before:
Design fp_mul, start of the top module:
module fp_mul(clk, op1, op2, result, under, over);
input wire clk;
input wire [15:0] op1, op2;
output reg [15:0] result;
output reg under, over;
reg [15:0] op1reg, op2reg;
wire [21:0] signew;
wire [4:0] expnew;
wire signnew;
wire [15:0] fp_result;
wire fp_under, fp_over;
always @(posedge clk)
begin
	op1reg <= op1;
	op2reg <= op2;
	result <= fp_result;
	under <= fp_under;
	over <= fp_over;
end
fp1 stage1(.sig1(op1reg[10:0]), .sig2(op2reg[10:0]), .exp1(op1reg[14:11]), .exp2(op2reg[14:11]),
	.sign1(op1reg[15]), .sign2(op2reg[15]), .signew(signew), .expnew(expnew), .signnew(signnew));
fp2 stage2(.sig(signew), .exp(expnew), .sign(signnew), .fp_result(fp_result), .under(fp_under), .over(fp_over));
endmodule
Size: roughly 750 cells after synthesis, ~50 flip-flops, roughly 51 I/O pins, about 5700 sq um of cells after synthesis.
make LEC_CHECK=0 ABC_AREA=1 CAP_MARGIN=20 CORE_MARGIN=2 CORE_UTILIZATION=68 CTS_CLUSTER_DIAMETER=50 CTS_CLUSTER_SIZE=36 PLACE_DENSITY=0.6 SLEW_MARGIN=0 finish   # period 4.98 ns
run.sh (not shown) runs the stock make flow with config.mk's settings and CLKGATE_MAP_FILE=.
before: flow completed, timing, DRC and antenna clean
> inputs changed (before -> after)
- CTS_CLUSTER_SIZE changed from 36 to 74
- SETUP_SLACK_MARGIN newly set to -0.06
- SLEW_MARGIN changed from 0 to 20
- HOLD_SLACK_MARGIN newly set to -0.09
- PLACE_DENSITY removed (was 0.6)
- CTS_CLUSTER_DIAMETER removed (was 50)
- the clock period (ns, I/O delays scaled along) changed from 4.98 to 5.01
[summary]
- Setup slack: after less than before
- Via count on after is ahead of before.
- Compared with before, after instantiates a smaller number of cells.
- In the metrics for after and before, the one carrying the lower cell area after layout is after.
- The worst hold slack number comes out lower for before vs after.
- Having completed the whole flow, after delivered a layout that passed the timing, DRC and antenna checks.
- Total power on after is ahead of before.

* * *

The RTL this note starts from:
==> flow/design.v <==
module fp1(sig1, sig2, exp1, exp2, sign1, sign2, signew, expnew, signnew);
input wire [10:0] sig1, sig2; 
input wire [3:0] exp1, exp2;
input wire sign1, sign2;
output wire [21:0] signew;
output wire [4:0] expnew;
output wire signnew;
assign expnew = exp1 + exp2 - 3'b111;
assign signew = sig1 * sig2;
assign signnew = sign1 ^ sign2;
endmodule
module fp2(sig, exp, sign, fp_result, under, over);
input wire [21:0] sig;
input wire [4:0] exp;
input wire sign;
output wire [15:0] fp_result;
output wire under, over;
reg [21:0] tempsig;
reg [4:0] tempexp;
reg underflow;
reg overflow;
always @(*)
begin
	if(sig[20]==1'b0)
		begin
			tempsig = sig >> 1;
			tempexp = exp + 1'b1;
		end
	else 
		begin
			tempsig = sig;
			tempexp = exp;
		end
	if (tempexp > 5'd24) underflow = 1'b1;
	else underflow = 1'b0;
	if (tempexp[4]==1) overflow = 1'b1;
	else overflow =1'b0;
end
assign fp_result = {sign, tempexp[3:0], tempsig[19:9] };
assign under = underflow;
assign over = overflow;
endmodule
module fp_mul(clk, op1, op2, result, under, over);
input wire clk;
input wire [15:0] op1, op2;
output reg [15:0] result;
output reg under, over;
reg [15:0] op1reg, op2reg;
wire [21:0] signew;
wire [4:0] expnew;
wire signnew;
wire [15:0] fp_result;
wire fp_under, fp_over;
always @(posedge clk)
begin
	op1reg <= op1;
	op2reg <= op2;
	result <= fp_result;
	under <= fp_under;
	over <= fp_over;
end
fp1 stage1(.sig1(op1reg[10:0]), .sig2(op2reg[10:0]), .exp1(op1reg[14:11]), .exp2(op2reg[14:11]),
	.sign1(op1reg[15]), .sign2(op2reg[15]), .signew(signew), .expnew(expnew), .signnew(signnew));
fp2 stage2(.sig(signew), .exp(expnew), .sign(signnew), .fp_result(fp_result), .under(fp_under), .over(fp_over));
endmodule
clock: 4.93 ns
lec_check: 0
abc_area: 1
cap_margin: 20
cell_pad_in_sites_detail_placement: 0
core_aspect_ratio: 0.83
core_margin: 2
core_utilization: 68
cts_cluster_diameter: 43
cts_cluster_size: 75
hold_slack_margin: -0.1
slew_margin: 35
tns_end_percent: 70
Rerun with:
- CORE_MARGIN: 2 -> 10
- CORE_UTILIZATION: 68 -> 39
- CTS_CLUSTER_DIAMETER: 43 -> 300
- CTS_CLUSTER_SIZE: 75 -> 99
- HOLD_SLACK_MARGIN: -0.1 -> unset
- SETUP_SLACK_MARGIN: unset -> -0.25
- clock period: 4.93 -> 5.04 ns (I/O delays scaled with it)
After rerunning: Clock power went up by 48%; wire length went down by 13%; synthesized cell count does not change; cell area went down by 2.3%; clock-buffer cell count went up by 2.
Rerun with:
- CAP_MARGIN: 20 -> 5
- CORE_MARGIN: 10 -> 2
- CORE_UTILIZATION: 39 -> 71
- CTS_CLUSTER_DIAMETER: 300 -> 46
- CTS_CLUSTER_SIZE: 99 -> 73
- SETUP_SLACK_MARGIN: -0.25 -> 1.22
With this change the flow died in 5_1_grt, error GRT-0232.
Area after synthesis is unchanged.
Synthesized cell count stays the same.
Die area came out lower by well over a third.

* * *

== build 34 ==
RTL: the design.v shown in full above, as it stands there.
clock: 3.9 ns
lec_check: 0
cap_margin: 20
core_margin: 2
core_utilization: 58
setup_slack_margin: 1.02
slew_margin: 20
Completing all stages was not enough for build 34: its layout failed the final checks because of negative setup slack.
> inputs changed (build 34 -> build 61)
- removing SETUP_SLACK_MARGIN (formerly 1.02)
- changing CORE_UTILIZATION from 58 to 40
- changing the clock period (ns, I/O delays scaled along) from 3.9 to 5.15
Results
Build 61 went all the way through synthesis, placement and routing and the layout is clean on timing, DRC and antenna.
Register-to-register slack, build 34 and build 61, higher one = build 61.
Between build 34 and build 61, sequential power is lower for build 61, build 34 comes in above that.
Build 34 → build 61: overall routed net length rose by 440 um; total number of H-tree levels stayed essentially flat; met2 track utilization from global routing fell by 18 points; portion of the clock cycle consumed by the worst path in the final layout fell by 30 points.
Of build 34 and build 61, build 61 shows the higher share of power burned in the clock network, with build 34 below it.
Core utilization: build 61 lower than build 34
Build 61 has final tally of setup violations below what build 34 had.
What build 46 does differently from build 61 at the input level:
- changing CORE_UTILIZATION from 40 to 72
- setting CTS_CLUSTER_SIZE to 98 for the first time
- setting ABC_AREA to 1 for the first time
- changing the clock period (ns, I/O delays scaled along) from 5.15 to 1.59
### Flow results
- Build 46: it failed during clock tree synthesis (4_1_cts), and the tool reported DPL-0033.
- Final weighted congestion in routability-driven placement went up by more than 10% going from build 61 to build 46.
- Compared with build 61, build 46 shows number of instances in the synthesized netlist that has gone up by more than a quarter.
- Row post-synthesis mux area share: build 46 lower / build 61 higher
- In build 46, floorplan die area is lower than in build 61.
- The distinct cell type count after synthesis in build 46 was lower than what build 61 gave.
- Against build 61, estimated wirelength of the detail-placed design in build 46 rose by more than a quarter.
- Against build 61, build 46 comes in 183 higher on number of nets at floorplan.
- In the reports for build 46 and build 61, the smaller area fraction in and, or, nand and nor cells after synthesis belongs to build 61.
- Of build 46 and build 61, build 61 shows the higher sequential element share of the synthesized area, with build 46 below it.
What build 8 does differently from build 46 at the input level:
- CTS_CLUSTER_SIZE now 100, was 98
- the clock period (ns, I/O delays scaled along) now 4.82, was 1.59
[summary]
Layout checks on build 8: not met. Flow itself completed; violations: negative setup slack. Delta (build 8 minus build 46): worst slack at placement went up 3.08 ns, standard cell area after detailed placement dropped about 8%, die area neither gained nor lost much, chip area in the Yosys report stayed essentially flat. From build 46 to build 8 the numbers moved as follows: fraction of registers with async set or reset after synthesis now sits at about the same level; number of placed instances, taps included now sits lower.

* * *

RTL: the design.v shown in full above, as it stands there.
export LEC_CHECK = 0
export CAP_MARGIN = 20
export CORE_MARGIN = 2
export CORE_UTILIZATION = 66
export CTS_CLUSTER_SIZE = 35
export SLEW_MARGIN = 20
create_clock -name core_clock -period 4.96 [get_ports {clk}]
The starting point finished but fails on negative setup slack.
Then changed:
Settings changed: ABC_AREA set to 1, CORE_UTILIZATION 66 to 71, CTS_CLUSTER_DIAMETER set to 199.
=> Now the flow completed with no timing, DRC or antenna violations. Wire length grows by about 4%. Via count grows by 13%. Synthesized area grows by 6.8%. Power shrinks by about 11%. Count of clock-buffer cells in the layout stays the same. Setup slack gets better by 0.36 ns. Non-clock buffer count shrinks by 39.

* * *

Starts from the design.v that is shown in full above.
==> flow/config.mk <==
export PLATFORM = sky130hd
export DESIGN_NAME = fp_mul
export DESIGN_NICKNAME = fp_mul
export VERILOG_FILES = /design/flow/design.v
export SDC_FILE = /design/flow/constraint.sdc
export NUM_CORES = 4
export LEC_CHECK = 0
export CAP_MARGIN = 20
export CELL_PAD_IN_SITES_DETAIL_PLACEMENT = 0
export CORE_ASPECT_RATIO = 0.83
export CORE_MARGIN = 2
export CORE_UTILIZATION = 40
export CTS_CLUSTER_DIAMETER = 100
export CTS_CLUSTER_SIZE = 99
export GPL_TIMING_DRIVEN = 0
export PLACE_DENSITY_LB_ADDON = 0.22
export SLEW_MARGIN = 35
export TNS_END_PERCENT = 70
==> flow/constraint.sdc <==
create_clock -name core_clock -period 5.04 [get_ports {clk}]
set_input_delay 1.0080 -clock core_clock [delete_from_list [all_inputs] [get_ports {clk}]]
set_output_delay 1.0080 -clock core_clock [all_outputs]
set_load 0.01 [all_outputs]
The baseline completed and failed the layout checks on negative setup slack.
Edit:
CORE_UTILIZATION = 72   (was 40)
CTS_CLUSTER_DIAMETER = 46   (was 100)
CTS_CLUSTER_SIZE = 14   (was 99)
GPL_TIMING_DRIVEN = unset   (was 0)
PLACE_DENSITY_LB_ADDON = 0.25   (was 0.22)
After rerunning:
- The changed run died in global routing with GRT-0232
- die size decreases by 43%
- synthesized area stays the same
- synthesized cell count is unchanged
Edit:
ABC_AREA = 1   (was unset)
CORE_MARGIN = 10   (was 2)
CORE_UTILIZATION = 63   (was 72)
CTS_CLUSTER_DIAMETER = 300   (was 46)
CTS_CLUSTER_SIZE = 99   (was 14)
PLACE_DENSITY_LB_ADDON = unset   (was 0.25)
SETUP_SLACK_MARGIN = -0.25   (was unset)
Result: The changed run finished with timing, DRC and antenna clean. Area after synthesis is higher by 6.8%. Die size is higher by 63%. Synthesized cell count is higher by 32%.
Power and IR drop assume default switching activity.
